run a:
## BallCompetition
module BallCompetition(
    input	wire clk,					 
    input   wire rstn,					 
    input	wire	[3:0]  sw_in,  	 
    input   wire  [2:0]  key_in,		 
    output	wire	[1:0]  reg_ab,  	 
    output  wire  [7:0]  led_time,	 
    output  [8:0]  seg_led_1,			 
	 output  [8:0]  seg_led_2			 
);
	localparam DelayTime = 250;   
   wire [2:0]	press_on;				 
	wire [3:0] seg_data_1;				 
	wire [3:0] seg_data_2;				 
    key_debounce	 
    #(.DELAY_TIME  (DelayTime))  
    key0
    (
		.clk(clk),		            
      .rstn(rstn),
      .key_in(key_in[0]),		
      .press_on(press_on[0])	       
    );
    key_debounce
    #(.DELAY_TIME  (DelayTime))  
    key1
    (
      .clk(clk),		           
      .rstn(rstn),
      .key_in(key_in[1]),		
      .press_on(press_on[1])	       
    );
    key_debounce
    #(.DELAY_TIME  (DelayTime))  
    key2
    (
      .clk(clk),		            
      .rstn(rstn),
      .key_in(key_in[2]),		
      .press_on(press_on[2])	      
    ); 
    Display u_Display(
      .clk(clk),  
      .rstn(rstn),
      .sw_in(sw_in),  
      .press_on(press_on),
      .reg_ab(reg_ab), 
      .led_time(led_time),
      .seg_data_1(seg_data_1),  
      .seg_data_2(seg_data_2)      
    );
    segment u_segment(
   .seg_data_1  (seg_data_1),	
	.seg_data_2  (seg_data_2),		
	.seg_led_1   (seg_led_1),		
	.seg_led_2	 (seg_led_2)
    );
endmodule
Settings: LEC_CHECK=0, ABC_AREA=1, CAP_MARGIN=20, CORE_ASPECT_RATIO=0.94, CORE_MARGIN=2, CORE_UTILIZATION=72, CTS_CLUSTER_DIAMETER=203, CTS_CLUSTER_SIZE=75, MAX_ROUTING_LAYER=met5, PLACE_DENSITY=0.37, SETUP_SLACK_MARGIN=-0.15, SLEW_MARGIN=20, TNS_END_PERCENT=75; clock period 4.37 ns.
run.sh (not shown) runs the stock make flow with config.mk's settings and CLKGATE_MAP_FILE=.
Every stage of run a finished as expected; the final checks, on the other hand, flagged negative setup slack, which means the layout fails.
> inputs changed (run a -> run b)
Settings: a deleted PLACE_DENSITY that had been 0.37; a deleted MAX_ROUTING_LAYER that had been met5; a deleted CTS_CLUSTER_DIAMETER that had been 203; a deleted CORE_ASPECT_RATIO that had been 0.94; a deleted ABC_AREA that had been 1; a deleted SETUP_SLACK_MARGIN that had been -0.15; a deleted CTS_CLUSTER_SIZE that had been 75; a deleted TNS_END_PERCENT that had been 75; a change of CORE_UTILIZATION from 72 to 52; a change of the clock period (ns, I/O delays scaled along) from 4.37 to 6.3.
--- outcome ---
- Run b finished every stage and its layout cleared the timing, DRC and antenna checks.
- Of run b and run a, the higher routed wire length belongs to run a.
- Comparing run b and run a, number of cells on the worst reg-to-reg path is lower on run b.
- Relative to run a, run b degrades die size.

BallCompetition again, from the RTL that the note above started with.
// BallCompetition
module BallCompetition(
    input	wire clk,					 
    input   wire rstn,					 
    input	wire	[3:0]  sw_in,  	 
    input   wire  [2:0]  key_in,		 
    output	wire	[1:0]  reg_ab,  	 
    output  wire  [7:0]  led_time,	 
    output  [8:0]  seg_led_1,			 
	 output  [8:0]  seg_led_2			 
);
	localparam DelayTime = 250;   
   wire [2:0]	press_on;				 
	wire [3:0] seg_data_1;				 
	wire [3:0] seg_data_2;				 
    key_debounce	 
    #(.DELAY_TIME  (DelayTime))  
    key0
    (
		.clk(clk),		            
      .rstn(rstn),
      .key_in(key_in[0]),		
      .press_on(press_on[0])	       
    );
    key_debounce
    #(.DELAY_TIME  (DelayTime))  
    key1
    (
      .clk(clk),		           
      .rstn(rstn),
      .key_in(key_in[1]),		
      .press_on(press_on[1])	       
    );
    key_debounce
    #(.DELAY_TIME  (DelayTime))  
    key2
    (
      .clk(clk),		            
      .rstn(rstn),
      .key_in(key_in[2]),		
      .press_on(press_on[2])	      
    ); 
    Display u_Display(
      .clk(clk),  
      .rstn(rstn),
      .sw_in(sw_in),  
      .press_on(press_on),
      .reg_ab(reg_ab), 
      .led_time(led_time),
      .seg_data_1(seg_data_1),  
      .seg_data_2(seg_data_2)      
    );
    segment u_segment(
   .seg_data_1  (seg_data_1),	
	.seg_data_2  (seg_data_2),		
	.seg_led_1   (seg_led_1),		
	.seg_led_2	 (seg_led_2)
    );
endmodule
==> flow/config.mk <==
export PLATFORM = sky130hd
export DESIGN_NAME = BallCompetition
export DESIGN_NICKNAME = BallCompetition
export VERILOG_FILES = /design/flow/design.v
export SDC_FILE = /design/flow/constraint.sdc
export NUM_CORES = 4
export LEC_CHECK = 0
export CAP_MARGIN = 15
export CORE_ASPECT_RATIO = 1.37
export CORE_MARGIN = 9
export CORE_UTILIZATION = 40
export CTS_CLUSTER_SIZE = 20
export GPL_ROUTABILITY_DRIVEN = 0
export GPL_TIMING_DRIVEN = 0
export HOLD_SLACK_MARGIN = 0.11
export MIN_ROUTING_LAYER = met1
export PLACE_DENSITY_LB_ADDON = 0.0
export SETUP_SLACK_MARGIN = 1.25
export SLEW_MARGIN = 20
export TNS_END_PERCENT = 55
==> flow/constraint.sdc <==
create_clock -name core_clock -period 6.97 [get_ports {clk}]
set_input_delay 1.3940 -clock core_clock [delete_from_list [all_inputs] [get_ports {clk}]]
set_output_delay 1.3940 -clock core_clock [all_outputs]
set_load 0.01 [all_outputs]
The first run finished with timing, DRC and antenna clean.
Edit:
CAP_MARGIN = 20   (was 15)
CORE_ASPECT_RATIO = default   (was 1.37)
CORE_MARGIN = 2   (was 9)
CTS_CLUSTER_DIAMETER = 280   (was default)
CTS_CLUSTER_SIZE = 100   (was 20)
GPL_TIMING_DRIVEN = default   (was 0)
HOLD_SLACK_MARGIN = default   (was 0.11)
MIN_ROUTING_LAYER = default   (was met1)
PLACE_DENSITY_LB_ADDON = default   (was 0.0)
SETUP_SLACK_MARGIN = default   (was 1.25)
TNS_END_PERCENT = 30   (was 55)
clock period = 10.0 ns   (was 6.97 ns; I/O delays follow)
The changed run produced a clean layout. Power fell by 37%. Cell area fell by 11%. First-iteration DRC count rose by 33%. Synthesized area is unchanged. Worst setup slack gains 1.1 ns. Clock power fell by 41%. Count of clock-buffer cells in the layout fell by 3. Cell count fell by 7.4%. Die area fell by 15%.
Edit:
CORE_UTILIZATION = 9   (was 40)
CTS_CLUSTER_DIAMETER = default   (was 280)
CTS_CLUSTER_SIZE = default   (was 100)
GPL_ROUTABILITY_DRIVEN = default   (was 0)
TNS_END_PERCENT = default   (was 30)
clock period = 11.3 ns   (was 10.0 ns; I/O delays follow)
Power is lower by 9.0%. Core utilization decreases by 33 points. Register-to-register slack gets better by 1.4 ns. Final cell count climbs by 79%. Clock-buffer cell count does not change. Global-route usage is lower by 16 points. Synthesized cell count does not change. Wire length came out higher by 10%. Combinational power shrinks by 11%. Design area is higher by 14%. Die area climbs to 4.3 times its value.

## run 1
BallCompetition again, from the RTL that the note above started with.
make LEC_CHECK=0 ABC_AREA=1 CAP_MARGIN=20 CORE_MARGIN=2 CORE_UTILIZATION=72 CTS_CLUSTER_DIAMETER=388 CTS_CLUSTER_SIZE=100 PLACE_DENSITY=0.39 SETUP_SLACK_MARGIN=1.53 SLEW_MARGIN=20 TNS_END_PERCENT=10 finish   # period 6.3 ns
### run 1 -> run 2
- ABC_AREA changed from 1 to 0
Notes after the runs:
- Global-route track usage on met3: run 2 higher than run 1
- Compared with run 1, run 2 shows maximum number of pins on one net before global-route repair that has gone down by more than 10%.
- Compared with run 1, run 2 shows total power that has gone down by a little under 10%.
- As of run 2, area of the mapped netlist had fallen slightly compared to run 1.
- Side by side, sequential area share after synthesis turned out higher in run 2 than in run 1.
- Per the comparison of run 2 with run 1, period utilization saw an increase; clock skew has remained practically unchanged; maximum clock rate lower; sequential share of layout area now sits lower; minimum setup slack among reg-to-reg paths lost 0.18 ns.
- Final hold slack, run 2 and run 1, lower one = run 2.
What run 3 does differently from run 2 at the input level:
- CORE_UTILIZATION: 72 -> 40
- PLACE_DENSITY: 0.39 -> unset
- ABC_AREA: 0 -> unset
- SETUP_SLACK_MARGIN: 1.53 -> unset
- CTS_CLUSTER_SIZE: 100 -> unset
- CTS_CLUSTER_DIAMETER: 388 -> unset
- TNS_END_PERCENT: 10 -> unset
- the clock period (ns, I/O delays scaled along): 6.3 -> 10.5
Findings:
- Across both runs, global-route usage was lower for run 3 than for run 2.
- Run 3 reports a lower placed standard-cell area than run 2 does.
- Share of the final layout cell area in multi-input gates for run 3 is higher than for run 2.
- Relative to run 2, the critical path depth of run 3 is higher by 3.
- Floorplan die area ended up 77% higher on run 3 than on run 2.

Starting RTL as in the previous note.
clock: 13.1 ns
lec_check: 0
abc_area: 1
cap_margin: 20
cell_pad_in_sites_detail_placement: 2
cell_pad_in_sites_global_placement: 1
core_aspect_ratio: 1.46
core_margin: 3
core_utilization: 28
cts_cluster_diameter: 86
cts_cluster_size: 16
gpl_timing_driven: 0
max_routing_layer: met5
min_routing_layer: met2
place_density_lb_addon: 0.01
setup_slack_margin: 0.34
slew_margin: 30
tns_end_percent: 30
The starting point ran to the end with no violations.
Change:
- ABC_AREA: 1 -> unset
- CELL_PAD_IN_SITES_DETAIL_PLACEMENT: 2 -> unset
- CELL_PAD_IN_SITES_GLOBAL_PLACEMENT: 1 -> unset
- CORE_ASPECT_RATIO: 1.46 -> unset
- CORE_MARGIN: 3 -> 2
- CORE_UTILIZATION: 28 -> 62
- CTS_CLUSTER_DIAMETER: 86 -> unset
- CTS_CLUSTER_SIZE: 16 -> unset
- GPL_TIMING_DRIVEN: 0 -> unset
- MAX_ROUTING_LAYER: met5 -> unset
- MIN_ROUTING_LAYER: met2 -> unset
- PLACE_DENSITY_LB_ADDON: 0.01 -> unset
- SETUP_SLACK_MARGIN: 0.34 -> unset
- SLEW_MARGIN: 30 -> 20
- TNS_END_PERCENT: 30 -> unset
- clock period: 13.1 -> 6.62 ns (I/O delays scaled with it)
Effect:
- non-clock buffer count goes up by 34
- first-iteration DRC count goes down by 37%
- total power goes up by 74%
- final cell count goes down by about 25%
Change:
- ABC_AREA: unset -> 1
- CORE_UTILIZATION: 62 -> 66
- SLEW_MARGIN: 20 -> 5
- clock period: 6.62 -> 5.51 ns (I/O delays scaled with it)
What happened: The new run completed without violations; critical path depth came out higher by 15; cell count grows by 19%; total power is higher by 31%; clock power climbs by about 10%; setup slack gains 0.13 ns; routed wire length goes down by 9.7%; hold slack degrades by 0.012 ns; count of clock-buffer cells in the layout is unchanged.
Change:
- CAP_MARGIN: 20 -> 40
- CORE_UTILIZATION: 66 -> 72
- SLEW_MARGIN: 5 -> 20
- clock period: 5.51 -> 4.42 ns (I/O delays scaled with it)
Effect: The changed run finished but failed the layout checks on setup timing; die size decreases by about 8%; final area went up by about 10%; sequential cell count does not change; register-to-register slack loses 0.77 ns; first-iteration DRC count is higher by about 140%; clock skew stays flat; non-clock buffer count rose by 110; via count increases by 21%.
Change:
- CTS_CLUSTER_DIAMETER: unset -> 400
- PLACE_DENSITY: unset -> 0.4
What happened:
- The new run finished but failed the layout checks on setup timing
- synthesized area stays the same
- worst setup slack does not change
- cell area stays the same
- critical path depth stays the same
- power stays the same
- global-route usage does not change
- wire length stays the same
- non-clock buffer count does not change
- fmax stays the same
Power is estimated from default activity; no workload was simulated.
